===== config.mk =====
export PLATFORM = sky130hd
export DESIGN_NAME = seq_mult
export DESIGN_NICKNAME = seq_mult
export VERILOG_FILES = /design/flow/design.v
export SDC_FILE = /design/flow/constraint.sdc
export NUM_CORES = 4
export LEC_CHECK = 0
export ABC_AREA = 1
export CAP_MARGIN = 10
export CORE_MARGIN = 2
export CORE_UTILIZATION = 66
export CTS_CLUSTER_DIAMETER = 361
export GPL_TIMING_DRIVEN = 1
export HOLD_SLACK_MARGIN = 0.29
export MAX_ROUTING_LAYER = met5
export MIN_ROUTING_LAYER = met1
export PLACE_DENSITY = 0.62
export SETUP_SLACK_MARGIN = -0.06
export SLEW_MARGIN = 25
export TNS_END_PERCENT = 95

===== constraint.sdc =====
create_clock -name core_clock -period 2.12 [get_ports {clk}]
set_input_delay 0.4240 -clock core_clock [delete_from_list [all_inputs] [get_ports {clk}]]
set_output_delay 0.4240 -clock core_clock [all_outputs]
set_load 0.01 [all_outputs]

===== design.v =====
module seq_mult(d, done, clk, a, b, go, reset);
  parameter n=32, log2n=5;
  output [2*n-1:0] d;
  output reg done;
	input clk;
	input [n-1:0] a, b;
	input go, reset;
	reg c;
	reg [n-1:0] p, q, m;
	reg [log2n:0]count;
	reg [n:0] sum;
	reg [log2n:0] count_n;
	always @(posedge clk, posedge reset)
		if(reset == 1) begin
			done <= 0;
		end
    else if(reset == 0) begin
			if(go) begin
				c <= 0;
        p <= 0;
				q <= a;
				m <= b;
				done <= 0;
				count <= n;
      end
			else if (!done) begin
				if (q[0] == 0) begin
					sum = 0 + p; 
				end
				else begin
					sum = m + p; 
				end
				{c,p,q} <= {sum,q} >> 1;
				count_n = count - 1;
				count <= count_n;
				if (count_n == 0) begin
					done <= 1;
				end
			end
		end
	assign d = {p,q};
endmodule

===== run.sh =====
#!/bin/bash
# the make line also repeats each setting of config.mk as NAME=value (left out here)
make -C /OpenROAD-flow-scripts/flow DESIGN_CONFIG=/design/flow/config.mk WORK_HOME=/design/flow/orfs CLKGATE_MAP_FILE= finish

==> report_table.html, run 1 <==
<p>Metrics extracted from the flow reports.</p>
<table>
<tr><th>Metric</th><th>Value</th></tr>
<tr><th colspan="2">Worst setup path</th></tr>
<tr><td>Startpoint of the worst register-to-register path</td><td>p[29]</td></tr>
<tr><td>Worst setup path startpoint</td><td>p[29]</td></tr>
<tr><td>Critical Path Most Common Cell</td><td>sky130_fd_sc_hd__nand2_1</td></tr>
<tr><td>Type of element launching the critical path</td><td>register</td></tr>
<tr><td>Category of the worst setup path capture point</td><td>register</td></tr>
<tr><td>Crit path depth</td><td>11</td></tr>
<tr><td>Data required, critical path</td><td>2.32 ns</td></tr>
<tr><td>Max incr delay on CP</td><td>0.49 ns</td></tr>
<tr><td>Maximum fanout along the worst path</td><td>4</td></tr>
<tr><td>Buffer and inverter count on the worst path</td><td>2</td></tr>
<tr><td>Crit-path slowest cell</td><td>sky130_fd_sc_hd__edfxtp_1</td></tr>
<tr><td>Register-to-Register Setup Slack</td><td>-0.20 ns</td></tr>
<tr><td>Endpoint of the worst-slack reg-to-reg timing path</td><td>p[29]</td></tr>
<tr><td>Critical path endpoint</td><td>p[29]</td></tr>
<tr><td>Worst path arrival time</td><td>2.52 ns</td></tr>
<tr><td>Dominant delay contributor by cell family on the critical path</td><td>AND-OR/OR-AND gates</td></tr>
<tr><td>Logic depth of the worst register-to-register path</td><td>11</td></tr>
<tr><td>Worst setup path category</td><td>register to register</td></tr>
<tr><td>Critical path cell sequence</td><td>ha_1 -&gt; inv_1 -&gt; o21bai_1 -&gt; a21oi_1 -&gt; nand2_1 -&gt; a21oi_1 -&gt; nand2_1 -&gt; nand2_1 -&gt; nand3_1 -&gt; nand2_1 -&gt; inv_1</td></tr>
<tr><th colspan="2">Placement</th></tr>
<tr><td>DP HPWL</td><td>14.0 mm</td></tr>
<tr><td># port buffers</td><td>131</td></tr>
<tr><td>GPL Wtd Cong</td><td>0.988</td></tr>
<tr><td>Placed Cells incl. Taps</td><td>1,134</td></tr>
<tr><th colspan="2">Synth</th></tr>
<tr><td>Dominant combinational cell family by area after synthesis</td><td>simple AND/OR/NAND/NOR gates</td></tr>
<tr><td>Cell with the most instances after synthesis</td><td>sky130_fd_sc_hd__nand2_1</td></tr>
<tr><td>Number of synthesized flops with an enable pin</td><td>102</td></tr>
<tr><td>YS chip area</td><td>0.00655 sq mm</td></tr>
<tr><td>Sequential element share of the synthesized area</td><td>0.471</td></tr>
<tr><td>Tally of unique sky130hd cells used after synthesis</td><td>28</td></tr>
<tr><td>Cell area after synthesis</td><td>0.00655 sq mm</td></tr>
<tr><td>Yosys top cell by area</td><td>sky130_fd_sc_hd__edfxtp_1</td></tr>
<tr><td>Commonest register cell after synthesis</td><td>sky130_fd_sc_hd__edfxtp_1</td></tr>
<tr><td>Synthesized net count</td><td>968</td></tr>
<tr><td>Mux share</td><td>0</td></tr>
<tr><td>Compound-Gate Fraction of Synth Area</td><td>0.0395</td></tr>
<tr><td>Simple Share, Synth</td><td>0.301</td></tr>
<tr><td>Ys Warns</td><td>1</td></tr>
<tr><td>Most numerous cell types in the synthesized netlist</td><td>329 x sky130_fd_sc_hd__nand2_1, 149 x sky130_fd_sc_hd__inv_1, 102 x sky130_fd_sc_hd__edfxtp_1</td></tr>
<tr><td>Top cells by area, synth</td><td>sky130_fd_sc_hd__edfxtp_1 47%, sky130_fd_sc_hd__nand2_1 19%, sky130_fd_sc_hd__inv_1 8.5%</td></tr>
<tr><td>Flip-flop and latch count after synthesis</td><td>103</td></tr>
<tr><td>Share of synthesized registers carrying an async set or reset</td><td>0.00971</td></tr>
<tr><td>Yosys adder share</td><td>0.0680</td></tr>
<tr><td>Avg Inst Size Synth</td><td>7.57 sq um</td></tr>
<tr><td>Top-area cell type share of the netlist area</td><td>0.467</td></tr>
<tr><td>Number of instances in the synthesized netlist</td><td>866</td></tr>
<tr><td>Yosys stat cell total</td><td>866</td></tr>
<tr><td>Parity-gate share of the synthesized area counting xor and xnor cells</td><td>0.0254</td></tr>
<tr><th colspan="2">Clock network</th></tr>
<tr><td>Clock tree from TritonCTS</td><td>done</td></tr>
<tr><td>Clock root buffer master</td><td>sky130_fd_sc_hd__clkbuf_8</td></tr>
<tr><td>CTS Sinks</td><td>103</td></tr>
<tr><td>H-tree lvl count</td><td>3</td></tr>
<tr><td>Hold Buf Count CTS</td><td>0</td></tr>
<tr><td>Clock latency reported for the late side of the worst-skew pair</td><td>0.43 ns</td></tr>
<tr><td>Buffer depth of the longest clock path</td><td>2</td></tr>
<tr><td>Post-CTS clock slew at the launch and capture registers of the worst setup and hold paths</td><td>0.12 ns</td></tr>
<tr><td>CTS Buf Count</td><td>9</td></tr>
<tr><th colspan="2">GRT</th></tr>
<tr><td>Global router's overall resource usage</td><td>0.387</td></tr>
<tr><td>Number of antenna violations at the first check in global routing</td><td>0</td></tr>
<tr><td>First-pass GRT wire length</td><td>32.6 mm</td></tr>
<tr><td>Gr ovfl total</td><td>0</td></tr>
<tr><td>Vias in the first global route</td><td>6,526</td></tr>
<tr><td>Largest net degree at the start of global routing</td><td>71</td></tr>
<tr><th colspan="2">Power</th></tr>
<tr><td>Sw Ratio</td><td>0.371</td></tr>
<tr><td>Clock power share</td><td>0.222</td></tr>
<tr><td>Net switching power</td><td>0.00234 W</td></tr>
<tr><td>Share of total power in sequential cells</td><td>0.416</td></tr>
<tr><td>Clock-net power</td><td>0.00140 W</td></tr>
<tr><td>Combinational group power</td><td>0.00229 W</td></tr>
<tr><td>Pwr dens</td><td>711 mW/mm^2</td></tr>
<tr><td>Design internal power</td><td>0.00398 W</td></tr>
<tr><td>Leak pwr</td><td>4.22 nW</td></tr>
<tr><td>Main power group</td><td>registers</td></tr>
<tr><td>Power of the sequential group</td><td>0.00263 W</td></tr>
<tr><td>Gate power share</td><td>0.362</td></tr>
<tr><td>Worst IR Drop VDD</td><td>0.739 mV</td></tr>
<tr><td>Total Power</td><td>0.00632 W</td></tr>
<tr><th colspan="2">Timing</th></tr>
<tr><td>Worst slew margin relative to its limit</td><td>0.669</td></tr>
<tr><td>Time the worst path needs with I/O delays and setup</td><td>2.32 ns</td></tr>
<tr><td>Post-layout worst setup margin</td><td>-0.202 ns</td></tr>
<tr><td># setup viols final</td><td>23</td></tr>
<tr><td>Worst slew pin tran</td><td>0.496 ns</td></tr>
<tr><td>Hold slack final</td><td>0.287 ns</td></tr>
<tr><td>RSZ-0062 raised after global routing</td><td>yes</td></tr>
<tr><td>Final Max-Slew Violation Tally</td><td>0</td></tr>
<tr><td>Top achievable clock speed</td><td>0.431 GHz</td></tr>
<tr><td>Final-report hold violation count</td><td>0</td></tr>
<tr><td>Final clock period utilization by the worst path</td><td>1.10</td></tr>
<tr><td>Worst clock skew</td><td>0.0207 ns</td></tr>
<tr><th colspan="2">Die</th></tr>
<tr><td>Floorplan core area</td><td>0.00968 sq mm</td></tr>
<tr><td>Width of the die</td><td>104 um</td></tr>
<tr><td>Total number of placement rows</td><td>36</td></tr>
<tr><td>Number of top-level design ports</td><td>132</td></tr>
<tr><td>Y dimension of the die</td><td>104 um</td></tr>
<tr><td>FP Core Util</td><td>0.677</td></tr>
<tr><td>Full die area</td><td>0.0107 sq mm</td></tr>
<tr><th colspan="2">Final layout</th></tr>
<tr><td>Signed area change from the synthesized netlist to the final layout</td><td>35.7%</td></tr>
<tr><td>Utilization of the core after routing</td><td>0.918</td></tr>
<tr><td>Net count reported at finish</td><td>1,126</td></tr>
<tr><td>Number of filler instances in the final layout</td><td>374</td></tr>
<tr><td>Number of cells in the finished layout apart from fillers</td><td>1,162</td></tr>
<tr><th colspan="2">Outcome</th></tr>
<tr><td>Status</td><td>failed layout checks</td></tr>
<tr><td>Failing Checks</td><td>setup timing</td></tr>
<tr><th colspan="2">Drt</th></tr>
<tr><td>Count of unresolved DRC violations after routing</td><td>0</td></tr>
<tr><td>Number of nets with antenna violations after routing</td><td>0</td></tr>
<tr><td>Number of DRC markers in iteration 0</td><td>1,266</td></tr>
<tr><td>Diodes inserted</td><td>0</td></tr>
<tr><td>TritonRoute pass-1 iters</td><td>11</td></tr>
<tr><td>DR vias</td><td>7,374</td></tr>
<tr><td>DRT Wirelength</td><td>25.4 mm</td></tr>
<tr><td>Average wire per standard cell</td><td>21.9 um</td></tr>
<tr><td>Number of vias per cell after detailed routing</td><td>6.35</td></tr>
<tr><th colspan="2">Flow run</th></tr>
<tr><td>Tally of max-capacitance violations</td><td>0</td></tr>
<tr><td>Tally of OpenROAD warnings</td><td>33</td></tr>
<tr><th colspan="2">Worst hold path</th></tr>
<tr><td>Type of the most critical hold path</td><td>input port to async pin</td></tr>
</table>
[metal layers]
metal | global-route usage | vias up | wire length (um) | part of all wire
met4 | 0.193 | 0 | 2290 | 0.090
met5 | 0 | - | 0 | 0
met1 | 0.460 | 3270 | 7930 | 0.31
met3 | 0.108 | 255 | 3560 | 0.14
met2 | 0.646 | 836 | 11600 | 0.46
li1 | - | 3013 | - | -
[area by class of cell]
type | instances | area, sq um | share of cell area
Inverter | 149 | 564 | 0.0634
Clock buffer | 10 | 128 | 0.0143
Timing Repair Buffer | 164 | 1580 | 0.178
Clock inverter | 6 | 75.1 | 0.00844
Sequential cell | 103 | 3090 | 0.347
Tap cell | 133 | 166 | 0.0187
Multi-Input combinational cell | 597 | 3290 | 0.370
[per-stage QoR]
step                setup slack (ns)   TNS, ns  area (sq um)
floorplan                     -0.214    -14.95          6600
global placement            -0.00783  -0.00783          8160
detailed placement            -0.125    -0.807          8160
CTS                          -0.0494    -0.221          8380
global route                  -0.230     -3.49          8890
finish                        -0.202     -2.03          8890
[timing repair]
action / in CTS / in global routing
pin swaps: 0 / 13
resized: 4 / 66
buffers inserted: 0 / 12
setup endpoints to repair: 8 / 24
endpoints found under the hold margin: 0 / 0
==> run 2, diff against run 1 <==
Settings changed: ABC_AREA 1 to unset, CAP_MARGIN 10 to 20, CELL_PAD_IN_SITES_GLOBAL_PLACEMENT set to 2, CORE_ASPECT_RATIO set to 1.86, CORE_UTILIZATION 66 to 47, CTS_CLUSTER_DIAMETER 361 to 356, CTS_CLUSTER_SIZE set to 98, GPL_TIMING_DRIVEN 1 to unset, HOLD_SLACK_MARGIN 0.29 to unset, MAX_ROUTING_LAYER met5 to unset, MIN_ROUTING_LAYER met1 to unset, PLACE_DENSITY 0.62 to 0.6, SETUP_SLACK_MARGIN -0.06 to unset, SLEW_MARGIN 25 to 20, TNS_END_PERCENT 95 to 5.
Clock period 2.12 ns to 3.3 ns, I/O delays scaled along.
==> report_table.html, run 2 <==
<p>Metrics extracted from the flow reports.</p>
<table>
<tr><th>Metric</th><th>Value</th></tr>
<tr><th colspan="2">Synth</th></tr>
<tr><td>Mux share</td><td>0.0769 (was 0)</td></tr>
<tr><td>Parity-gate share of the synthesized area counting xor and xnor cells</td><td>0.0284 (was 0.0254)</td></tr>
<tr><td>Cell area after synthesis</td><td>0.00586 sq mm (was 0.00655 sq mm)</td></tr>
<tr><td>Dominant combinational cell family by area after synthesis</td><td>AND-OR/OR-AND gates (was simple AND/OR/NAND/NOR gates)</td></tr>
<tr><td>Yosys adder share</td><td>0.0761 (was 0.0680)</td></tr>
<tr><td>Number of instances in the synthesized netlist</td><td>491 (was 866)</td></tr>
<tr><td>Synthesized net count</td><td>593 (was 968)</td></tr>
<tr><td>Top cells by area, synth</td><td>sky130_fd_sc_hd__edfxtp_1 52%, sky130_fd_sc_hd__ha_1 7.3%, sky130_fd_sc_hd__mux2_2 6.0% (was sky130_fd_sc_hd__edfxtp_1 47%, sky130_fd_sc_hd__nand2_1 19%, sky130_fd_sc_hd__inv_1 8.5%)</td></tr>
<tr><td>Commonest register cell after synthesis</td><td>sky130_fd_sc_hd__edfxtp_1 (unchanged)</td></tr>
<tr><td>Sequential element share of the synthesized area</td><td>0.527 (was 0.471)</td></tr>
<tr><td>Avg Inst Size Synth</td><td>11.9 sq um (was 7.57 sq um)</td></tr>
<tr><td>Tally of unique sky130hd cells used after synthesis</td><td>60 (was 28)</td></tr>
<tr><td>Simple Share, Synth</td><td>0.110 (was 0.301)</td></tr>
<tr><td>Yosys top cell by area</td><td>sky130_fd_sc_hd__edfxtp_1 (unchanged)</td></tr>
<tr><td>Flip-flop and latch count after synthesis</td><td>103 (unchanged)</td></tr>
<tr><td>Cell with the most instances after synthesis</td><td>sky130_fd_sc_hd__edfxtp_1 (was sky130_fd_sc_hd__nand2_1)</td></tr>
<tr><td>YS chip area</td><td>0.00586 sq mm (was 0.00655 sq mm)</td></tr>
<tr><td>Yosys stat cell total</td><td>491 (was 866)</td></tr>
<tr><td>Top-area cell type share of the netlist area</td><td>0.523 (was 0.467)</td></tr>
<tr><td>Ys Warns</td><td>1 (unchanged)</td></tr>
<tr><td>Number of synthesized flops with an enable pin</td><td>102 (unchanged)</td></tr>
<tr><td>Share of synthesized registers carrying an async set or reset</td><td>0.00971 (unchanged)</td></tr>
<tr><td>Compound-Gate Fraction of Synth Area</td><td>0.163 (was 0.0395)</td></tr>
<tr><td>Most numerous cell types in the synthesized netlist</td><td>102 x sky130_fd_sc_hd__edfxtp_1, 37 x sky130_fd_sc_hd__nor2_1, 34 x sky130_fd_sc_hd__ha_1, 34 x sky130_fd_sc_hd__nand2_1, 33 x sky130_fd_sc_hd__a21oi_1 (was 329 x sky130_fd_sc_hd__nand2_1, 149 x sky130_fd_sc_hd__inv_1, 102 x sky130_fd_sc_hd__edfxtp_1)</td></tr>
<tr><th colspan="2">Worst setup path</th></tr>
<tr><td>Crit path depth</td><td>9 (was 11)</td></tr>
<tr><td>Critical path cell sequence</td><td>ha_1 -&gt; fa_1 -&gt; a21o_1 -&gt; nand4_1 -&gt; a21oi_1 -&gt; o211ai_2 -&gt; a21oi_1 -&gt; or3_1 -&gt; a32o_1 (was ha_1 -&gt; inv_1 -&gt; o21bai_1 -&gt; a21oi_1 -&gt; nand2_1 -&gt; a21oi_1 -&gt; nand2_1 -&gt; nand2_1 -&gt; nand3_1 -&gt; nand2_1 -&gt; inv_1)</td></tr>
<tr><td>Dominant delay contributor by cell family on the critical path</td><td>AND-OR/OR-AND gates (unchanged)</td></tr>
<tr><td>Worst path arrival time</td><td>3.10 ns (was 2.52 ns)</td></tr>
<tr><td>Maximum fanout along the worst path</td><td>4 (unchanged)</td></tr>
<tr><td>Max incr delay on CP</td><td>0.43 ns (was 0.49 ns)</td></tr>
<tr><td>Logic depth of the worst register-to-register path</td><td>9 (was 11)</td></tr>
<tr><td>Register-to-Register Setup Slack</td><td>0.30 ns (was -0.20 ns)</td></tr>
<tr><td>Worst setup path category</td><td>register to register (unchanged)</td></tr>
<tr><td>Data required, critical path</td><td>3.40 ns (was 2.32 ns)</td></tr>
<tr><td>Category of the worst setup path capture point</td><td>register (unchanged)</td></tr>
<tr><td>Worst setup path startpoint</td><td>p[0] (was p[29])</td></tr>
<tr><td>Endpoint of the worst-slack reg-to-reg timing path</td><td>p[27] (was p[29])</td></tr>
<tr><td>Type of element launching the critical path</td><td>register (unchanged)</td></tr>
<tr><td>Critical Path Most Common Cell</td><td>sky130_fd_sc_hd__a21oi_1 (was sky130_fd_sc_hd__nand2_1)</td></tr>
<tr><td>Startpoint of the worst register-to-register path</td><td>p[0] (was p[29])</td></tr>
<tr><td>Buffer and inverter count on the worst path</td><td>0 (was 2)</td></tr>
<tr><td>Crit-path slowest cell</td><td>sky130_fd_sc_hd__edfxtp_1 (unchanged)</td></tr>
<tr><td>Critical path endpoint</td><td>p[27] (was p[29])</td></tr>
<tr><th colspan="2">Worst hold path</th></tr>
<tr><td>Hold_sp</td><td>q[15]</td></tr>
<tr><td>Min-Delay Endpoint</td><td>q[14]</td></tr>
<tr><td>Type of the most critical hold path</td><td>register to register (was input port to async pin)</td></tr>
<tr><td>Worst Hold Path Cells</td><td>1</td></tr>
<tr><th colspan="2">Flow run</th></tr>
<tr><td>Tally of max-capacitance violations</td><td>0 (unchanged)</td></tr>
<tr><td>Tally of OpenROAD warnings</td><td>29 (was 33)</td></tr>
<tr><th colspan="2">Drt</th></tr>
<tr><td>Number of nets with antenna violations after routing</td><td>0 (unchanged)</td></tr>
<tr><td>Number of vias per cell after detailed routing</td><td>5.83 (was 6.35)</td></tr>
<tr><td>DR vias</td><td>4,505 (was 7,374)</td></tr>
<tr><td>Number of DRC markers in iteration 0</td><td>226 (was 1,266)</td></tr>
<tr><td>Average wire per standard cell</td><td>19.9 um (was 21.9 um)</td></tr>
<tr><td>Diodes inserted</td><td>0 (unchanged)</td></tr>
<tr><td>DRT Wirelength</td><td>15.4 mm (was 25.4 mm)</td></tr>
<tr><td>TritonRoute pass-1 iters</td><td>19 (was 11)</td></tr>
<tr><td>Count of unresolved DRC violations after routing</td><td>0 (unchanged)</td></tr>
<tr><th colspan="2">Clock network</th></tr>
<tr><td>Buffer depth of the longest clock path</td><td>2 (unchanged)</td></tr>
<tr><td>CTS Sinks</td><td>103 (unchanged)</td></tr>
<tr><td>Clock latency reported for the late side of the worst-skew pair</td><td>0.35 ns (was 0.43 ns)</td></tr>
<tr><td>Clock root buffer master</td><td>sky130_fd_sc_hd__clkbuf_16 (was sky130_fd_sc_hd__clkbuf_8)</td></tr>
<tr><td>Post-CTS clock slew at the launch and capture registers of the worst setup and hold paths</td><td>0.07 ns (was 0.12 ns)</td></tr>
<tr><td>Setup Fix Bufs, Post-CTS</td><td>0 (unchanged)</td></tr>
<tr><td>CTS Buf Count</td><td>9 (unchanged)</td></tr>
<tr><td>Clock tree from TritonCTS</td><td>done (unchanged)</td></tr>
<tr><td>Resize count post-CTS</td><td>0 (was 4)</td></tr>
<tr><td>H-tree lvl count</td><td>3 (unchanged)</td></tr>
<tr><td>Hold Buf Count CTS</td><td>0 (unchanged)</td></tr>
<tr><th colspan="2">GRT</th></tr>
<tr><td>Largest net degree at the start of global routing</td><td>51 (was 71)</td></tr>
<tr><td>Number of antenna violations at the first check in global routing</td><td>0 (unchanged)</td></tr>
<tr><td>Global router's overall resource usage</td><td>0.237 (was 0.387)</td></tr>
<tr><td>Busiest layer in global routing</td><td>met2 (unchanged)</td></tr>
<tr><td>First-pass GRT wire length</td><td>24.4 mm (was 32.6 mm)</td></tr>
<tr><td>Met3 routing resource usage after global routing</td><td>0.0538 (was 0.108)</td></tr>
<tr><td>Met1 track demand over resource</td><td>0.245 (was 0.460)</td></tr>
<tr><td>Gr ovfl total</td><td>0 (unchanged)</td></tr>
<tr><td>Met2 track demand over resource</td><td>0.430 (was 0.646)</td></tr>
<tr><td>Vias in the first global route</td><td>4,838 (was 6,526)</td></tr>
<tr><th colspan="2">Timing</th></tr>
<tr><td>Final clock period utilization by the worst path</td><td>0.908 (was 1.10)</td></tr>
<tr><td>Top achievable clock speed</td><td>0.334 GHz (was 0.431 GHz)</td></tr>
<tr><td>Final Max-Slew Violation Tally</td><td>0 (unchanged)</td></tr>
<tr><td>Worst clock skew</td><td>0.00933 ns (was 0.0207 ns)</td></tr>
<tr><td>Worst slew margin relative to its limit</td><td>0.544 (was 0.669)</td></tr>
<tr><td>Total Neg Setup Slack</td><td>0 ns (was -2.03 ns)</td></tr>
<tr><td>Final-report hold violation count</td><td>0 (unchanged)</td></tr>
<tr><td>Hold slack final</td><td>0.588 ns (was 0.287 ns)</td></tr>
<tr><td>Post-layout worst setup margin</td><td>0.304 ns (was -0.202 ns)</td></tr>
<tr><td># setup viols final</td><td>0 (was 23)</td></tr>
<tr><td>RSZ-0062 raised after global routing</td><td>no (was yes)</td></tr>
<tr><td>Worst slew pin tran</td><td>0.685 ns (was 0.496 ns)</td></tr>
<tr><td>Time the worst path needs with I/O delays and setup</td><td>3.00 ns (was 2.32 ns)</td></tr>
<tr><th colspan="2">Power</th></tr>
<tr><td>Leak pwr</td><td>2.90 nW (was 4.22 nW)</td></tr>
<tr><td>Design internal power</td><td>0.00263 W (was 0.00398 W)</td></tr>
<tr><td>Gate power share</td><td>0.273 (was 0.362)</td></tr>
<tr><td>Combinational group power</td><td>0.00103 W (was 0.00229 W)</td></tr>
<tr><td>Sw Ratio</td><td>0.303 (was 0.371)</td></tr>
<tr><td>Worst IR Drop VDD</td><td>0.267 mV (was 0.739 mV)</td></tr>
<tr><td>Main power group</td><td>registers (unchanged)</td></tr>
<tr><td>Share of total power in sequential cells</td><td>0.439 (was 0.416)</td></tr>
<tr><td>Clock power share</td><td>0.288 (was 0.222)</td></tr>
<tr><td>Net switching power</td><td>0.00114 W (was 0.00234 W)</td></tr>
<tr><td>Clock-net power</td><td>0.00109 W (was 0.00140 W)</td></tr>
<tr><td>Pwr dens</td><td>493 mW/mm^2 (was 711 mW/mm^2)</td></tr>
<tr><td>Power of the sequential group</td><td>0.00166 W (was 0.00263 W)</td></tr>
<tr><th colspan="2">Placement</th></tr>
<tr><td>Placed Cells incl. Taps</td><td>757 (was 1,134)</td></tr>
<tr><td>GPL Wtd Cong</td><td>0.878 (was 0.988)</td></tr>
<tr><td>Worst slack, placed</td><td>0.348 ns (was -0.125 ns)</td></tr>
<tr><td>DP HPWL</td><td>11.7 mm (was 14.0 mm)</td></tr>
<tr><td># port buffers</td><td>131 (unchanged)</td></tr>
<tr><td>Placed inst area</td><td>0.00736 sq mm (was 0.00816 sq mm)</td></tr>
<tr><th colspan="2">Die</th></tr>
<tr><td>Full die area</td><td>0.0134 sq mm (was 0.0107 sq mm)</td></tr>
<tr><td>FP Core Util</td><td>0.481 (was 0.677)</td></tr>
<tr><td>Floorplan core area</td><td>0.0122 sq mm (was 0.00968 sq mm)</td></tr>
<tr><td>Y dimension of the die</td><td>156 um (was 104 um)</td></tr>
<tr><td>Number of top-level design ports</td><td>132 (unchanged)</td></tr>
<tr><td>Total number of placement rows</td><td>55 (was 36)</td></tr>
<tr><td>Width of the die</td><td>85.8 um (was 104 um)</td></tr>
<tr><th colspan="2">Final layout</th></tr>
<tr><td>Signed area change from the synthesized netlist to the final layout</td><td>30.8% (was 35.7%)</td></tr>
<tr><td>Final std cell area, no fill</td><td>0.00766 sq mm (was 0.00889 sq mm)</td></tr>
<tr><td>Net count reported at finish</td><td>728 (was 1,126)</td></tr>
<tr><td>Number of cells in the finished layout apart from fillers</td><td>773 (was 1,162)</td></tr>
<tr><th colspan="2">Outcome</th></tr>
<tr><td>Status</td><td>finished clean (was failed layout checks)</td></tr>
</table>
run 2: final cells by class:
type	instances	area [sq um]
clock buffers	10	239
clock inverters	6	60.1
fillers	1047	4520
inverters	11	41.3
multi-input cells	360	2670
flip-flops and latches	103	3090
well taps	142	178
repair buffers	141	1380
run 2: routing by layer:
metal	vias to the layer above	share of wire
met2	156	0.53
met3	50	0.058
met5	-	0
met4	0	0.054
li1	2163	-
met1	2136	0.36
run 2: per-stage QoR:
stage                     power (W)  utilization
final                       0.00377        0.629
after global routing        0.00395        0.629
after CTS                   0.00380        0.629
after detailed placement    0.00272        0.604
after global placement      0.00271        0.604
after floorplan             0.00230            -
==> run 3, diff against run 2 <==
Settings changed: CAP_MARGIN 20 to 0, CELL_PAD_IN_SITES_GLOBAL_PLACEMENT 2 to unset, CORE_ASPECT_RATIO 1.86 to unset, CORE_UTILIZATION 47 to 66, CTS_CLUSTER_DIAMETER 356 to 34, CTS_CLUSTER_SIZE 98 to 38, HOLD_SLACK_MARGIN set to -0.09, SETUP_SLACK_MARGIN set to 0.76, TNS_END_PERCENT 5 to unset.
Clock period 3.3 ns to 2.77 ns, I/O delays scaled along.
==> report_table.html, run 3 <==
<h3>Run summary</h3>
<table>
<tr><th>Metric</th><th>Value</th></tr>
<tr><th colspan="2">Outcome</th></tr>
<tr><td>Status</td><td>did not finish (was finished clean)</td></tr>
<tr><td>Stage where the flow stopped</td><td>5_1_grt</td></tr>
<tr><td>Tool Error</td><td>[ERROR DPL-0038] Utilization greater than 100%, impossible to legalize</td></tr>
<tr><th colspan="2">Synth</th></tr>
<tr><td>Mux share</td><td>0.0769 (unchanged)</td></tr>
<tr><td>Most numerous cell types in the synthesized netlist</td><td>102 x sky130_fd_sc_hd__edfxtp_1, 37 x sky130_fd_sc_hd__nor2_1, 34 x sky130_fd_sc_hd__ha_1, 34 x sky130_fd_sc_hd__nand2_1, 33 x sky130_fd_sc_hd__a21oi_1 (unchanged)</td></tr>
<tr><td>Yosys adder share</td><td>0.0761 (unchanged)</td></tr>
<tr><td>Top cells by area, synth</td><td>sky130_fd_sc_hd__edfxtp_1 52%, sky130_fd_sc_hd__ha_1 7.3%, sky130_fd_sc_hd__mux2_2 6.0% (unchanged)</td></tr>
<tr><td>Simple Share, Synth</td><td>0.110 (unchanged)</td></tr>
<tr><td>Number of synthesized flops with an enable pin</td><td>102 (unchanged)</td></tr>
<tr><td>Compound-Gate Fraction of Synth Area</td><td>0.163 (unchanged)</td></tr>
<tr><td>Share of synthesized registers carrying an async set or reset</td><td>0.00971 (unchanged)</td></tr>
<tr><td>Sequential element share of the synthesized area</td><td>0.527 (unchanged)</td></tr>
<tr><td>Yosys top cell by area</td><td>sky130_fd_sc_hd__edfxtp_1 (unchanged)</td></tr>
<tr><td>Tally of unique sky130hd cells used after synthesis</td><td>60 (unchanged)</td></tr>
<tr><td>Number of instances in the synthesized netlist</td><td>491 (unchanged)</td></tr>
<tr><td>Commonest register cell after synthesis</td><td>sky130_fd_sc_hd__edfxtp_1 (unchanged)</td></tr>
<tr><td>Yosys stat cell total</td><td>491 (unchanged)</td></tr>
<tr><td>Dominant combinational cell family by area after synthesis</td><td>AND-OR/OR-AND gates (unchanged)</td></tr>
<tr><td>Cell with the most instances after synthesis</td><td>sky130_fd_sc_hd__edfxtp_1 (unchanged)</td></tr>
<tr><td>Flip-flop and latch count after synthesis</td><td>103 (unchanged)</td></tr>
<tr><td>YS chip area</td><td>0.00586 sq mm (unchanged)</td></tr>
<tr><td>Ys Warns</td><td>1 (unchanged)</td></tr>
<tr><td>Parity-gate share of the synthesized area counting xor and xnor cells</td><td>0.0284 (unchanged)</td></tr>
<tr><td>Top-area cell type share of the netlist area</td><td>0.523 (unchanged)</td></tr>
<tr><td>Avg Inst Size Synth</td><td>11.9 sq um (unchanged)</td></tr>
<tr><td>Synthesized net count</td><td>593 (unchanged)</td></tr>
<tr><td>Cell area after synthesis</td><td>0.00586 sq mm (unchanged)</td></tr>
<tr><th colspan="2">Clock network</th></tr>
<tr><td>CTS Sinks</td><td>103 (unchanged)</td></tr>
<tr><td>Buffer depth of the longest clock path</td><td>2 (unchanged)</td></tr>
<tr><td>H-tree lvl count</td><td>3 (unchanged)</td></tr>
<tr><td>CTS Buf Count</td><td>9 (unchanged)</td></tr>
<tr><td>Clock root buffer master</td><td>sky130_fd_sc_hd__clkbuf_8 (was sky130_fd_sc_hd__clkbuf_16)</td></tr>
<tr><td>Hold Buf Count CTS</td><td>0 (unchanged)</td></tr>
<tr><th colspan="2">Die</th></tr>
<tr><td>Y dimension of the die</td><td>98.2 um (was 156 um)</td></tr>
<tr><td>Width of the die</td><td>98.2 um (was 85.8 um)</td></tr>
<tr><td>FP Core Util</td><td>0.675 (was 0.481)</td></tr>
<tr><td>Floorplan core area</td><td>0.00868 sq mm (was 0.0122 sq mm)</td></tr>
<tr><td>Number of top-level design ports</td><td>132 (unchanged)</td></tr>
<tr><td>Total number of placement rows</td><td>34 (was 55)</td></tr>
<tr><td>Full die area</td><td>0.00964 sq mm (was 0.0134 sq mm)</td></tr>
<tr><th colspan="2">Placement</th></tr>
<tr><td>GPL Wtd Cong</td><td>0.974 (was 0.878)</td></tr>
<tr><td>DP HPWL</td><td>11.8 mm (was 11.7 mm)</td></tr>
<tr><td>Placed inst area</td><td>0.00741 sq mm (was 0.00736 sq mm)</td></tr>
<tr><td># port buffers</td><td>131 (unchanged)</td></tr>
</table>
==> run 3: repair_timing <==
item | CTS
endpoints found under the setup margin | 29
resized | 47
buffers inserted | 20
pin swaps | 12
==> run 3: metrics by stage <==
| step | total power [W] | utilization | cells | setup slack (ns) | hold WS [ns] |
|---|---|---|---|---|---|
| floorplan | 0.00276 | - | 491 | 0.241 | 0.283 |
| detailed placement | 0.00327 | 0.854 | 728 | 0.0564 | 0.573 |
| global placement | 0.00320 | 0.854 | 728 | 0.147 | 0.557 |
| CTS | 0.00442 | 0.929 | 764 | 0.138 | 0.478 |
==> run 4, diff against run 3 <==
Settings changed: CAP_MARGIN 0 to 20, CORE_UTILIZATION 66 to 8, CTS_CLUSTER_DIAMETER 34 to unset, CTS_CLUSTER_SIZE 38 to unset, HOLD_SLACK_MARGIN -0.09 to unset, SETUP_SLACK_MARGIN 0.76 to unset.
Clock period 2.77 ns to 4.44 ns, I/O delays scaled along.
==> report_table.html, run 4 <==
<p>Metrics extracted from the flow reports.</p>
<table>
<tr><th>Metric</th><th>Value</th></tr>
<tr><th colspan="2">Outcome</th></tr>
<tr><td>Status</td><td>finished clean (was did not finish)</td></tr>
<tr><th colspan="2">Timing</th></tr>
<tr><td>Final Max-Slew Violation Tally</td><td>0</td></tr>
<tr><td>Top achievable clock speed</td><td>0.336 GHz</td></tr>
<tr><td>Post-layout worst setup margin</td><td>1.47 ns</td></tr>
<tr><td>Final clock period utilization by the worst path</td><td>0.670</td></tr>
<tr><td>Worst slew margin relative to its limit</td><td>0.352</td></tr>
<tr><td>Total Neg Setup Slack</td><td>0 ns</td></tr>
<tr><td>Worst clock skew</td><td>0.0151 ns</td></tr>
<tr><td>Worst slew pin tran</td><td>0.972 ns</td></tr>
<tr><td>RSZ-0062 raised after global routing</td><td>no</td></tr>
<tr><td>Final-report hold violation count</td><td>0</td></tr>
<tr><td># setup viols final</td><td>0</td></tr>
<tr><td>Time the worst path needs with I/O delays and setup</td><td>2.97 ns</td></tr>
<tr><th colspan="2">Worst setup path</th></tr>
<tr><td>Category of the worst setup path capture point</td><td>register</td></tr>
<tr><td>Critical Path Most Common Cell</td><td>sky130_fd_sc_hd__a21oi_1</td></tr>
<tr><td>Worst setup path startpoint</td><td>p[0]</td></tr>
<tr><td>Critical path cell sequence</td><td>ha_1 -&gt; fa_1 -&gt; a21o_1 -&gt; nand4_1 -&gt; a21oi_1 -&gt; o211ai_2 -&gt; a21oi_1 -&gt; or3_1 -&gt; a32o_1</td></tr>
<tr><td>Crit path depth</td><td>9</td></tr>
<tr><td>Max incr delay on CP</td><td>0.42 ns</td></tr>
<tr><td>Type of element launching the critical path</td><td>register</td></tr>
<tr><td>Startpoint of the worst register-to-register path</td><td>p[0]</td></tr>
<tr><td>Buffer and inverter count on the worst path</td><td>0</td></tr>
<tr><td>Endpoint of the worst-slack reg-to-reg timing path</td><td>p[27]</td></tr>
<tr><td>Worst path arrival time</td><td>3.11 ns</td></tr>
<tr><td>Dominant delay contributor by cell family on the critical path</td><td>AND-OR/OR-AND gates</td></tr>
<tr><td>Logic depth of the worst register-to-register path</td><td>9</td></tr>
<tr><td>Crit-path slowest cell</td><td>sky130_fd_sc_hd__edfxtp_1</td></tr>
<tr><td>Critical path endpoint</td><td>p[27]</td></tr>
<tr><td>Worst setup path category</td><td>register to register</td></tr>
<tr><td>Maximum fanout along the worst path</td><td>4</td></tr>
<tr><td>Data required, critical path</td><td>4.58 ns</td></tr>
<tr><td>Register-to-Register Setup Slack</td><td>1.47 ns</td></tr>
<tr><th colspan="2">Die</th></tr>
<tr><td>FP Core Util</td><td>0.0805 (was 0.675)</td></tr>
<tr><td>Width of the die</td><td>275 um (was 98.2 um)</td></tr>
<tr><td>Full die area</td><td>0.0754 sq mm (was 0.00964 sq mm)</td></tr>
<tr><td>Number of top-level design ports</td><td>132 (unchanged)</td></tr>
<tr><td>Floorplan core area</td><td>0.0727 sq mm (was 0.00868 sq mm)</td></tr>
<tr><td>Total number of placement rows</td><td>99 (was 34)</td></tr>
<tr><td>Y dimension of the die</td><td>275 um (was 98.2 um)</td></tr>
<tr><th colspan="2">Synth</th></tr>
<tr><td>Avg Inst Size Synth</td><td>11.9 sq um (unchanged)</td></tr>
<tr><td>Top-area cell type share of the netlist area</td><td>0.523 (unchanged)</td></tr>
<tr><td>Yosys adder share</td><td>0.0761 (unchanged)</td></tr>
<tr><td>Ys Warns</td><td>1 (unchanged)</td></tr>
<tr><td>Simple Share, Synth</td><td>0.110 (unchanged)</td></tr>
<tr><td>Sequential element share of the synthesized area</td><td>0.527 (unchanged)</td></tr>
<tr><td>Mux share</td><td>0.0769 (unchanged)</td></tr>
<tr><td>Flip-flop and latch count after synthesis</td><td>103 (unchanged)</td></tr>
<tr><td>Number of synthesized flops with an enable pin</td><td>102 (unchanged)</td></tr>
<tr><td>Yosys stat cell total</td><td>491 (unchanged)</td></tr>
<tr><td>Top cells by area, synth</td><td>sky130_fd_sc_hd__edfxtp_1 52%, sky130_fd_sc_hd__ha_1 7.3%, sky130_fd_sc_hd__mux2_2 6.0% (unchanged)</td></tr>
<tr><td>Tally of unique sky130hd cells used after synthesis</td><td>60 (unchanged)</td></tr>
<tr><td>Dominant combinational cell family by area after synthesis</td><td>AND-OR/OR-AND gates (unchanged)</td></tr>
<tr><td>Share of synthesized registers carrying an async set or reset</td><td>0.00971 (unchanged)</td></tr>
<tr><td>Synthesized net count</td><td>593 (unchanged)</td></tr>
<tr><td>Yosys top cell by area</td><td>sky130_fd_sc_hd__edfxtp_1 (unchanged)</td></tr>
<tr><td>Number of instances in the synthesized netlist</td><td>491 (unchanged)</td></tr>
<tr><td>Cell area after synthesis</td><td>0.00586 sq mm (unchanged)</td></tr>
<tr><td>Cell with the most instances after synthesis</td><td>sky130_fd_sc_hd__edfxtp_1 (unchanged)</td></tr>
<tr><td>Parity-gate share of the synthesized area counting xor and xnor cells</td><td>0.0284 (unchanged)</td></tr>
<tr><td>Compound-Gate Fraction of Synth Area</td><td>0.163 (unchanged)</td></tr>
<tr><td>Most numerous cell types in the synthesized netlist</td><td>102 x sky130_fd_sc_hd__edfxtp_1, 37 x sky130_fd_sc_hd__nor2_1, 34 x sky130_fd_sc_hd__ha_1, 34 x sky130_fd_sc_hd__nand2_1, 33 x sky130_fd_sc_hd__a21oi_1 (unchanged)</td></tr>
<tr><td>YS chip area</td><td>0.00586 sq mm (unchanged)</td></tr>
<tr><td>Commonest register cell after synthesis</td><td>sky130_fd_sc_hd__edfxtp_1 (unchanged)</td></tr>
<tr><th colspan="2">Worst hold path</th></tr>
<tr><td>Type of the most critical hold path</td><td>register to register</td></tr>
<tr><td>Min-Delay Endpoint</td><td>q[26]</td></tr>
<tr><td>Hold_sp</td><td>q[27]</td></tr>
<tr><td>Worst Hold Path Cells</td><td>1</td></tr>
<tr><th colspan="2">Drt</th></tr>
<tr><td>Number of DRC markers in iteration 0</td><td>316</td></tr>
<tr><td>Count of unresolved DRC violations after routing</td><td>0</td></tr>
<tr><td>Average wire per standard cell</td><td>12.5 um</td></tr>
<tr><td>DRT Wirelength</td><td>19.9 mm</td></tr>
<tr><td>Number of vias per cell after detailed routing</td><td>2.80</td></tr>
<tr><td>TritonRoute pass-1 iters</td><td>5</td></tr>
<tr><td>Number of nets with antenna violations after routing</td><td>0</td></tr>
<tr><td>Diodes inserted</td><td>0</td></tr>
<tr><td>DR vias</td><td>4,438</td></tr>
<tr><th colspan="2">Placement</th></tr>
<tr><td>Placed Cells incl. Taps</td><td>1,570 (was 728)</td></tr>
<tr><td>GPL Wtd Cong</td><td>0.850 (was 0.974)</td></tr>
<tr><td>Placed inst area</td><td>0.00835 sq mm (was 0.00741 sq mm)</td></tr>
<tr><td>Worst slack, placed</td><td>1.50 ns (was 0.0564 ns)</td></tr>
<tr><td># port buffers</td><td>131 (unchanged)</td></tr>
<tr><td>DP HPWL</td><td>15.7 mm (was 11.8 mm)</td></tr>
<tr><th colspan="2">GRT</th></tr>
<tr><td>Vias in the first global route</td><td>4,484</td></tr>
<tr><td>Number of antenna violations at the first check in global routing</td><td>9</td></tr>
<tr><td>Gr ovfl total</td><td>0</td></tr>
<tr><td>Global router's overall resource usage</td><td>0.0531</td></tr>
<tr><td>First-pass GRT wire length</td><td>29.1 mm</td></tr>
<tr><td>Largest net degree at the start of global routing</td><td>43</td></tr>
<tr><th colspan="2">Clock network</th></tr>
<tr><td>Resize count post-CTS</td><td>0 (was 47)</td></tr>
<tr><td>CTS Buf Count</td><td>9 (unchanged)</td></tr>
<tr><td>Hold Buf Count CTS</td><td>0 (unchanged)</td></tr>
<tr><td>Clock latency reported for the late side of the worst-skew pair</td><td>0.38 ns</td></tr>
<tr><td>H-tree lvl count</td><td>3 (unchanged)</td></tr>
<tr><td>Clock tree from TritonCTS</td><td>done</td></tr>
<tr><td>Buffer depth of the longest clock path</td><td>2 (unchanged)</td></tr>
<tr><td>Post-CTS clock slew at the launch and capture registers of the worst setup and hold paths</td><td>0.08 ns</td></tr>
<tr><td>Clock root buffer master</td><td>sky130_fd_sc_hd__clkbuf_16 (was sky130_fd_sc_hd__clkbuf_8)</td></tr>
<tr><td>CTS Sinks</td><td>103 (unchanged)</td></tr>
<tr><td>Setup Fix Bufs, Post-CTS</td><td>0 (was 20)</td></tr>
<tr><th colspan="2">Power</th></tr>
<tr><td>Worst IR Drop VDD</td><td>0.190 mV</td></tr>
<tr><td>Gate power share</td><td>0.267</td></tr>
<tr><td>Power of the sequential group</td><td>0.00123 W</td></tr>
<tr><td>Net switching power</td><td>0.000864 W</td></tr>
<tr><td>Pwr dens</td><td>334 mW/mm^2</td></tr>
<tr><td>Sw Ratio</td><td>0.297</td></tr>
<tr><td>Total Power</td><td>0.00290 W</td></tr>
<tr><td>Combinational group power</td><td>0.000776 W</td></tr>
<tr><td>Main power group</td><td>registers</td></tr>
<tr><td>Clock power share</td><td>0.308</td></tr>
<tr><td>Leak pwr</td><td>2.89 nW</td></tr>
<tr><td>Clock-net power</td><td>0.000894 W</td></tr>
<tr><td>Design internal power</td><td>0.00204 W</td></tr>
<tr><td>Share of total power in sequential cells</td><td>0.425</td></tr>
<tr><th colspan="2">Final layout</th></tr>
<tr><td>Number of cells in the finished layout apart from fillers</td><td>1,587</td></tr>
<tr><td>Signed area change from the synthesized netlist to the final layout</td><td>48.3%</td></tr>
<tr><td>Net count reported at finish</td><td>725</td></tr>
<tr><td>Final std cell area, no fill</td><td>0.00868 sq mm</td></tr>
<tr><td>Number of filler instances in the final layout</td><td>8,196</td></tr>
<tr><th colspan="2">Flow run</th></tr>
<tr><td>Tally of max-capacitance violations</td><td>0</td></tr>
<tr><td>Tally of OpenROAD warnings</td><td>27</td></tr>
</table>
## run 4: layout make-up
type                    count  area (sq um)  share of cell area
flip-flops and latches    103          3090               0.356
multi-input cells         360          2670               0.308
repair buffers            138          1360               0.157
well taps                 959          1200               0.138
clock buffers              10           229              0.0264
clock inverters             6          91.3              0.0105
inverters                  11          41.3             0.00476
## run 4: per-layer routing
layer | global-route usage | routed length (um)
met3 | 0.0258 | 2140
met5 | 0 | 111
met4 | 0.0120 | 197
met2 | 0.0821 | 8930
met1 | 0.0664 | 8510
## run 4: metrics by stage
stage	util	hold slack [ns]
floorplan	-	0.549
global placement	0.115	0.562
detailed placement	0.115	0.572
CTS	0.119	0.589
global route	0.119	0.603
finish	0.119	0.584
==> run 5, diff against run 4 <==
Settings changed: ABC_AREA set to 1, CAP_MARGIN 20 to 10, CORE_UTILIZATION 8 to 56, GPL_TIMING_DRIVEN set to 1, MAX_ROUTING_LAYER set to met5, MIN_ROUTING_LAYER set to met1, PLACE_DENSITY 0.6 to unset, PLACE_DENSITY_LB_ADDON set to 0.09, SETUP_SLACK_MARGIN set to -0.06, SLEW_MARGIN 20 to 25, TNS_END_PERCENT set to 95.
Clock period 4.44 ns to 1.73 ns, I/O delays scaled along.
==> report_table.html, run 5 <==
<p>Metrics extracted from the flow reports.</p>
<table>
<tr><th>Metric</th><th>Value</th></tr>
<tr><th colspan="2">Timing</th></tr>
<tr><td>Worst clock skew</td><td>0.0152 ns (was 0.0151 ns)</td></tr>
<tr><td>Worst slew pin tran</td><td>0.332 ns (was 0.972 ns)</td></tr>
<tr><td>Post-layout worst setup margin</td><td>-0.535 ns (was 1.47 ns)</td></tr>
<tr><td>Worst slew margin relative to its limit</td><td>0.779 (was 0.352)</td></tr>
<tr><td># setup viols final</td><td>44 (was 0)</td></tr>
<tr><td>RSZ-0062 raised after global routing</td><td>yes (was no)</td></tr>
<tr><td>Final Max-Slew Violation Tally</td><td>0 (unchanged)</td></tr>
<tr><td>Time the worst path needs with I/O delays and setup</td><td>2.26 ns (was 2.97 ns)</td></tr>
<tr><td>Top achievable clock speed</td><td>0.442 GHz (was 0.336 GHz)</td></tr>
<tr><td>Final-report hold violation count</td><td>0 (unchanged)</td></tr>
<tr><td>Final clock period utilization by the worst path</td><td>1.31 (was 0.670)</td></tr>
<tr><th colspan="2">Final layout</th></tr>
<tr><td>Net count reported at finish</td><td>1,233 (was 725)</td></tr>
<tr><td>Number of filler instances in the final layout</td><td>465 (was 8,196)</td></tr>
<tr><td>Final std cell area, no fill</td><td>0.0105 sq mm (was 0.00868 sq mm)</td></tr>
<tr><td>Signed area change from the synthesized netlist to the final layout</td><td>59.4% (was 48.3%)</td></tr>
<tr><th colspan="2">Synth</th></tr>
<tr><td>YS chip area</td><td>0.00655 sq mm (was 0.00586 sq mm)</td></tr>
<tr><td>Synthesized net count</td><td>968 (was 593)</td></tr>
<tr><td>Yosys adder share</td><td>0.0680 (was 0.0761)</td></tr>
<tr><td>Top-area cell type share of the netlist area</td><td>0.467 (was 0.523)</td></tr>
<tr><td>Flip-flop and latch count after synthesis</td><td>103 (unchanged)</td></tr>
<tr><td>Simple Share, Synth</td><td>0.301 (was 0.110)</td></tr>
<tr><td>Top cells by area, synth</td><td>sky130_fd_sc_hd__edfxtp_1 47%, sky130_fd_sc_hd__nand2_1 19%, sky130_fd_sc_hd__inv_1 8.5% (was sky130_fd_sc_hd__edfxtp_1 52%, sky130_fd_sc_hd__ha_1 7.3%, sky130_fd_sc_hd__mux2_2 6.0%)</td></tr>
<tr><td>Parity-gate share of the synthesized area counting xor and xnor cells</td><td>0.0254 (was 0.0284)</td></tr>
<tr><td>Compound-Gate Fraction of Synth Area</td><td>0.0395 (was 0.163)</td></tr>
<tr><td>Yosys top cell by area</td><td>sky130_fd_sc_hd__edfxtp_1 (unchanged)</td></tr>
<tr><td>Number of instances in the synthesized netlist</td><td>866 (was 491)</td></tr>
<tr><td>Sequential element share of the synthesized area</td><td>0.471 (was 0.527)</td></tr>
<tr><td>Avg Inst Size Synth</td><td>7.57 sq um (was 11.9 sq um)</td></tr>
<tr><td>Yosys stat cell total</td><td>866 (was 491)</td></tr>
<tr><td>Share of synthesized registers carrying an async set or reset</td><td>0.00971 (unchanged)</td></tr>
<tr><td>Mux share</td><td>0 (was 0.0769)</td></tr>
<tr><td>Dominant combinational cell family by area after synthesis</td><td>simple AND/OR/NAND/NOR gates (was AND-OR/OR-AND gates)</td></tr>
<tr><td>Most numerous cell types in the synthesized netlist</td><td>329 x sky130_fd_sc_hd__nand2_1, 149 x sky130_fd_sc_hd__inv_1, 102 x sky130_fd_sc_hd__edfxtp_1 (was 102 x sky130_fd_sc_hd__edfxtp_1, 37 x sky130_fd_sc_hd__nor2_1, 34 x sky130_fd_sc_hd__ha_1, 34 x sky130_fd_sc_hd__nand2_1, 33 x sky130_fd_sc_hd__a21oi_1)</td></tr>
<tr><td>Tally of unique sky130hd cells used after synthesis</td><td>28 (was 60)</td></tr>
<tr><td>Ys Warns</td><td>1 (unchanged)</td></tr>
<tr><td>Cell with the most instances after synthesis</td><td>sky130_fd_sc_hd__nand2_1 (was sky130_fd_sc_hd__edfxtp_1)</td></tr>
<tr><td>Cell area after synthesis</td><td>0.00655 sq mm (was 0.00586 sq mm)</td></tr>
<tr><td>Commonest register cell after synthesis</td><td>sky130_fd_sc_hd__edfxtp_1 (unchanged)</td></tr>
<tr><td>Number of synthesized flops with an enable pin</td><td>102 (unchanged)</td></tr>
<tr><th colspan="2">Die</th></tr>
<tr><td>Floorplan core area</td><td>0.0114 sq mm (was 0.0727 sq mm)</td></tr>
<tr><td>Total number of placement rows</td><td>39 (was 99)</td></tr>
<tr><td>Width of the die</td><td>112 um (was 275 um)</td></tr>
<tr><td>Full die area</td><td>0.0126 sq mm (was 0.0754 sq mm)</td></tr>
<tr><td>Y dimension of the die</td><td>112 um (was 275 um)</td></tr>
<tr><td>FP Core Util</td><td>0.574 (was 0.0805)</td></tr>
<tr><td>Number of top-level design ports</td><td>132 (unchanged)</td></tr>
<tr><th colspan="2">Placement</th></tr>
<tr><td>DP HPWL</td><td>14.8 mm (was 15.7 mm)</td></tr>
<tr><td># port buffers</td><td>131 (unchanged)</td></tr>
<tr><td>Placed inst area</td><td>0.00917 sq mm (was 0.00835 sq mm)</td></tr>
<tr><td>Worst slack, placed</td><td>-0.389 ns (was 1.50 ns)</td></tr>
<tr><td>GPL Wtd Cong</td><td>0.981 (was 0.850)</td></tr>
<tr><th colspan="2">Worst setup path</th></tr>
<tr><td>Logic depth of the worst register-to-register path</td><td>12 (was 9)</td></tr>
<tr><td>Startpoint of the worst register-to-register path</td><td>p[0] (unchanged)</td></tr>
<tr><td>Critical Path Most Common Cell</td><td>sky130_fd_sc_hd__nand2_1 (was sky130_fd_sc_hd__a21oi_1)</td></tr>
<tr><td>Category of the worst setup path capture point</td><td>register (unchanged)</td></tr>
<tr><td>Type of element launching the critical path</td><td>register (unchanged)</td></tr>
<tr><td>Crit path depth</td><td>12 (was 9)</td></tr>
<tr><td>Worst path arrival time</td><td>2.40 ns (was 3.11 ns)</td></tr>
<tr><td>Buffer and inverter count on the worst path</td><td>2 (was 0)</td></tr>
<tr><td>Data required, critical path</td><td>1.87 ns (was 4.58 ns)</td></tr>
<tr><td>Dominant delay contributor by cell family on the critical path</td><td>simple AND/OR/NAND/NOR gates (was AND-OR/OR-AND gates)</td></tr>
<tr><td>Worst setup path category</td><td>register to register (unchanged)</td></tr>
<tr><td>Maximum fanout along the worst path</td><td>4 (unchanged)</td></tr>
<tr><td>Endpoint of the worst-slack reg-to-reg timing path</td><td>p[18] (was p[27])</td></tr>
<tr><td>Critical path cell sequence</td><td>ha_2 -&gt; buf_4 -&gt; nand3_1 -&gt; nand3_2 -&gt; nand3_1 -&gt; nand3b_1 -&gt; nand2_1 -&gt; nand2_1 -&gt; nand2_1 -&gt; nand3_2 -&gt; nand2_1 -&gt; inv_1 (was ha_1 -&gt; fa_1 -&gt; a21o_1 -&gt; nand4_1 -&gt; a21oi_1 -&gt; o211ai_2 -&gt; a21oi_1 -&gt; or3_1 -&gt; a32o_1)</td></tr>
<tr><td>Worst setup path startpoint</td><td>p[0] (unchanged)</td></tr>
<tr><td>Register-to-Register Setup Slack</td><td>-0.53 ns (was 1.47 ns)</td></tr>
<tr><td>Critical path endpoint</td><td>p[18] (was p[27])</td></tr>
<tr><td>Crit-path slowest cell</td><td>sky130_fd_sc_hd__edfxtp_1 (unchanged)</td></tr>
<tr><td>Max incr delay on CP</td><td>0.45 ns (was 0.42 ns)</td></tr>
<tr><th colspan="2">Drt</th></tr>
<tr><td>Diodes inserted</td><td>0 (unchanged)</td></tr>
<tr><td>TritonRoute pass-1 iters</td><td>8 (was 5)</td></tr>
<tr><td>Number of DRC markers in iteration 0</td><td>1,322 (was 316)</td></tr>
<tr><td>Count of unresolved DRC violations after routing</td><td>0 (unchanged)</td></tr>
<tr><td>DRT Wirelength</td><td>28.2 mm (was 19.9 mm)</td></tr>
<tr><td>Average wire per standard cell</td><td>22.0 um (was 12.5 um)</td></tr>
<tr><td>DR vias</td><td>7,634 (was 4,438)</td></tr>
<tr><td>Number of nets with antenna violations after routing</td><td>0 (unchanged)</td></tr>
<tr><td>Number of vias per cell after detailed routing</td><td>5.97 (was 2.80)</td></tr>
<tr><th colspan="2">Power</th></tr>
<tr><td>Gate power share</td><td>0.420 (was 0.267)</td></tr>
<tr><td>Combinational group power</td><td>0.00383 W (was 0.000776 W)</td></tr>
<tr><td>Share of total power in sequential cells</td><td>0.350 (was 0.425)</td></tr>
<tr><td>Net switching power</td><td>0.00338 W (was 0.000864 W)</td></tr>
<tr><td>Clock power share</td><td>0.230 (was 0.308)</td></tr>
<tr><td>Sw Ratio</td><td>0.370 (was 0.297)</td></tr>
<tr><td>Design internal power</td><td>0.00575 W (was 0.00204 W)</td></tr>
<tr><td>Leak pwr</td><td>5.15 nW (was 2.89 nW)</td></tr>
<tr><td>Pwr dens</td><td>874 mW/mm^2 (was 334 mW/mm^2)</td></tr>
<tr><td>Main power group</td><td>combinational logic (was registers)</td></tr>
<tr><td>Clock-net power</td><td>0.00210 W (was 0.000894 W)</td></tr>
<tr><td>Worst IR Drop VDD</td><td>0.696 mV (was 0.190 mV)</td></tr>
<tr><td>Power of the sequential group</td><td>0.00320 W (was 0.00123 W)</td></tr>
<tr><th colspan="2">Flow run</th></tr>
<tr><td>Tally of OpenROAD warnings</td><td>30 (was 27)</td></tr>
<tr><td>Tally of max-capacitance violations</td><td>0 (unchanged)</td></tr>
<tr><th colspan="2">Clock network</th></tr>
<tr><td>CTS Sinks</td><td>103 (unchanged)</td></tr>
<tr><td>Post-CTS clock slew at the launch and capture registers of the worst setup and hold paths</td><td>0.08 ns (about the same)</td></tr>
<tr><td>Clock root buffer master</td><td>sky130_fd_sc_hd__clkbuf_16 (unchanged)</td></tr>
<tr><td>Clock tree from TritonCTS</td><td>done (unchanged)</td></tr>
<tr><td>H-tree lvl count</td><td>3 (unchanged)</td></tr>
<tr><td>Clock latency reported for the late side of the worst-skew pair</td><td>0.38 ns (about the same)</td></tr>
<tr><td>CTS Buf Count</td><td>9 (unchanged)</td></tr>
<tr><td>Buffer depth of the longest clock path</td><td>2 (unchanged)</td></tr>
<tr><th colspan="2">GRT</th></tr>
<tr><td>Gr ovfl total</td><td>0 (unchanged)</td></tr>
<tr><td>Largest net degree at the start of global routing</td><td>48 (was 43)</td></tr>
<tr><td>Vias in the first global route</td><td>7,167 (was 4,484)</td></tr>
<tr><td>First-pass GRT wire length</td><td>35.3 mm (was 29.1 mm)</td></tr>
<tr><td>Number of antenna violations at the first check in global routing</td><td>0 (was 9)</td></tr>
<tr><td>Global router's overall resource usage</td><td>0.359 (was 0.0531)</td></tr>
<tr><th colspan="2">Outcome</th></tr>
<tr><td>Failing Checks</td><td>setup timing</td></tr>
<tr><td>Status</td><td>failed layout checks (was finished clean)</td></tr>
<tr><th colspan="2">Worst hold path</th></tr>
<tr><td>Type of the most critical hold path</td><td>input port to async pin (was register to register)</td></tr>
</table>
-- run 5: what timing repair did --
action,in CTS,in global routing
setup buffers,24,19
endpoints found under the setup margin,36,43
resized,144,81
hold buffers,0,0
pin swaps,37,37
-- run 5: metal layers --
metal  routed length, um  up-vias  part of all wire  global-route usage
li1                    -     3236                 -                   -
met1                9460     3489              0.34               0.421
met2               13200      674              0.47               0.616
met3                3330      235              0.12              0.0810
met4                2170        0             0.077               0.190
met5                   0        -                 0                   0
-- run 5: stage by stage --
stage          utilization  total power, W  TNS [ns]  hold WS (ns)  std cells
2_1_floorplan            -         0.00469    -39.10        0.0800        866
3_3_place_gp         0.803         0.00590     -6.18         0.519       1220
3_5_place_dp         0.803         0.00600     -7.42         0.534       1220
4_1_cts              0.882         0.00839     -6.82         0.316       1260
5_1_grt              0.915         0.00935    -13.36         0.327       1279
6_report             0.915         0.00913    -11.85         0.300       1279
-- run 5: final cells by class --
cell class              count  area, sq um  share of cell area
clock buffers              10          229              0.0219
clock inverters             6         45.0             0.00431
inverters                 149          569              0.0545
multi-input cells         597         3840               0.367
flip-flops and latches    103         3090               0.295
well taps                 143          179              0.0171
repair buffers            271         2500               0.239
==> run 6, diff against run 5 <==
Settings changed: CORE_UTILIZATION 56 to 66, CTS_CLUSTER_DIAMETER set to 38, PLACE_DENSITY set to 0.74, PLACE_DENSITY_LB_ADDON 0.09 to unset, SETUP_SLACK_MARGIN -0.06 to 0.51.
Clock period 1.73 ns to 2.23 ns, I/O delays scaled along.
==> report_table.html, run 6 <==
<h3>Run summary</h3>
<table>
<tr><th>Metric</th><th>Value</th></tr>
<tr><th colspan="2">Placement</th></tr>
<tr><td>GPL Wtd Cong</td><td>1.00 (was 0.981)</td></tr>
<tr><td>Worst slack, placed</td><td>0.113 ns (was -0.389 ns)</td></tr>
<tr><td>Placed inst area</td><td>0.00847 sq mm (was 0.00917 sq mm)</td></tr>
<tr><td># port buffers</td><td>131 (unchanged)</td></tr>
<tr><td>Placed Cells incl. Taps</td><td>1,120 (was 1,220)</td></tr>
<tr><td>DP HPWL</td><td>14.4 mm (was 14.8 mm)</td></tr>
<tr><th colspan="2">Synth</th></tr>
<tr><td>Avg Inst Size Synth</td><td>7.57 sq um (unchanged)</td></tr>
<tr><td>Top-area cell type share of the netlist area</td><td>0.467 (unchanged)</td></tr>
<tr><td>Cell with the most instances after synthesis</td><td>sky130_fd_sc_hd__nand2_1 (unchanged)</td></tr>
<tr><td>Flip-flop and latch count after synthesis</td><td>103 (unchanged)</td></tr>
<tr><td>Parity-gate share of the synthesized area counting xor and xnor cells</td><td>0.0254 (unchanged)</td></tr>
<tr><td>YS chip area</td><td>0.00655 sq mm (unchanged)</td></tr>
<tr><td>Most numerous cell types in the synthesized netlist</td><td>329 x sky130_fd_sc_hd__nand2_1, 149 x sky130_fd_sc_hd__inv_1, 102 x sky130_fd_sc_hd__edfxtp_1 (unchanged)</td></tr>
<tr><td>Mux share</td><td>0 (unchanged)</td></tr>
<tr><td>Number of synthesized flops with an enable pin</td><td>102 (unchanged)</td></tr>
<tr><td>Simple Share, Synth</td><td>0.301 (unchanged)</td></tr>
<tr><td>Tally of unique sky130hd cells used after synthesis</td><td>28 (unchanged)</td></tr>
<tr><td>Cell area after synthesis</td><td>0.00655 sq mm (unchanged)</td></tr>
<tr><td>Number of instances in the synthesized netlist</td><td>866 (unchanged)</td></tr>
<tr><td>Top cells by area, synth</td><td>sky130_fd_sc_hd__edfxtp_1 47%, sky130_fd_sc_hd__nand2_1 19%, sky130_fd_sc_hd__inv_1 8.5% (unchanged)</td></tr>
<tr><td>Sequential element share of the synthesized area</td><td>0.471 (unchanged)</td></tr>
<tr><td>Commonest register cell after synthesis</td><td>sky130_fd_sc_hd__edfxtp_1 (unchanged)</td></tr>
<tr><td>Yosys adder share</td><td>0.0680 (unchanged)</td></tr>
<tr><td>Compound-Gate Fraction of Synth Area</td><td>0.0395 (unchanged)</td></tr>
<tr><td>Yosys stat cell total</td><td>866 (unchanged)</td></tr>
<tr><td>Synthesized net count</td><td>968 (unchanged)</td></tr>
<tr><td>Yosys top cell by area</td><td>sky130_fd_sc_hd__edfxtp_1 (unchanged)</td></tr>
<tr><td>Ys Warns</td><td>1 (unchanged)</td></tr>
<tr><td>Dominant combinational cell family by area after synthesis</td><td>simple AND/OR/NAND/NOR gates (unchanged)</td></tr>
<tr><td>Share of synthesized registers carrying an async set or reset</td><td>0.00971 (unchanged)</td></tr>
<tr><th colspan="2">Die</th></tr>
<tr><td>Floorplan core area</td><td>0.00968 sq mm (was 0.0114 sq mm)</td></tr>
<tr><td>Full die area</td><td>0.0107 sq mm (was 0.0126 sq mm)</td></tr>
<tr><td>Total number of placement rows</td><td>36 (was 39)</td></tr>
<tr><td>Y dimension of the die</td><td>104 um (was 112 um)</td></tr>
<tr><td>Width of the die</td><td>104 um (was 112 um)</td></tr>
<tr><td>FP Core Util</td><td>0.677 (was 0.574)</td></tr>
<tr><td>Number of top-level design ports</td><td>132 (unchanged)</td></tr>
<tr><th colspan="2">Outcome</th></tr>
<tr><td>Stage where the flow stopped</td><td>5_1_grt</td></tr>
<tr><td>Tool Error</td><td>[ERROR DPL-0038] Utilization greater than 100%, impossible to legalize</td></tr>
<tr><td>Status</td><td>did not finish (was failed layout checks)</td></tr>
<tr><th colspan="2">Clock network</th></tr>
<tr><td>H-tree lvl count</td><td>3 (unchanged)</td></tr>
<tr><td>Clock root buffer master</td><td>sky130_fd_sc_hd__clkbuf_8 (was sky130_fd_sc_hd__clkbuf_16)</td></tr>
<tr><td>CTS Buf Count</td><td>9 (unchanged)</td></tr>
<tr><td>CTS Sinks</td><td>103 (unchanged)</td></tr>
<tr><td>Buffer depth of the longest clock path</td><td>2 (unchanged)</td></tr>
<tr><td>Hold Buf Count CTS</td><td>0 (unchanged)</td></tr>
</table>
## run 6: repair_timing
action                     CTS
gates cloned                 0
resized                    173
setup buffers               42
hold endpoints to repair     0
setup endpoints to repair   95
pin swaps                   21
## run 6: per-stage QoR
step           total power (W)  hold slack, ns  setup TNS (ns)  utilization
2_1_floorplan          0.00367           0.180           -8.79            -
3_3_place_gp           0.00428           0.522               0        0.875
3_5_place_dp           0.00438           0.532               0        0.875
4_1_cts                0.00574           0.346               0        0.952
Power figures rest on the tool's default switching activity, not on a simulated workload.
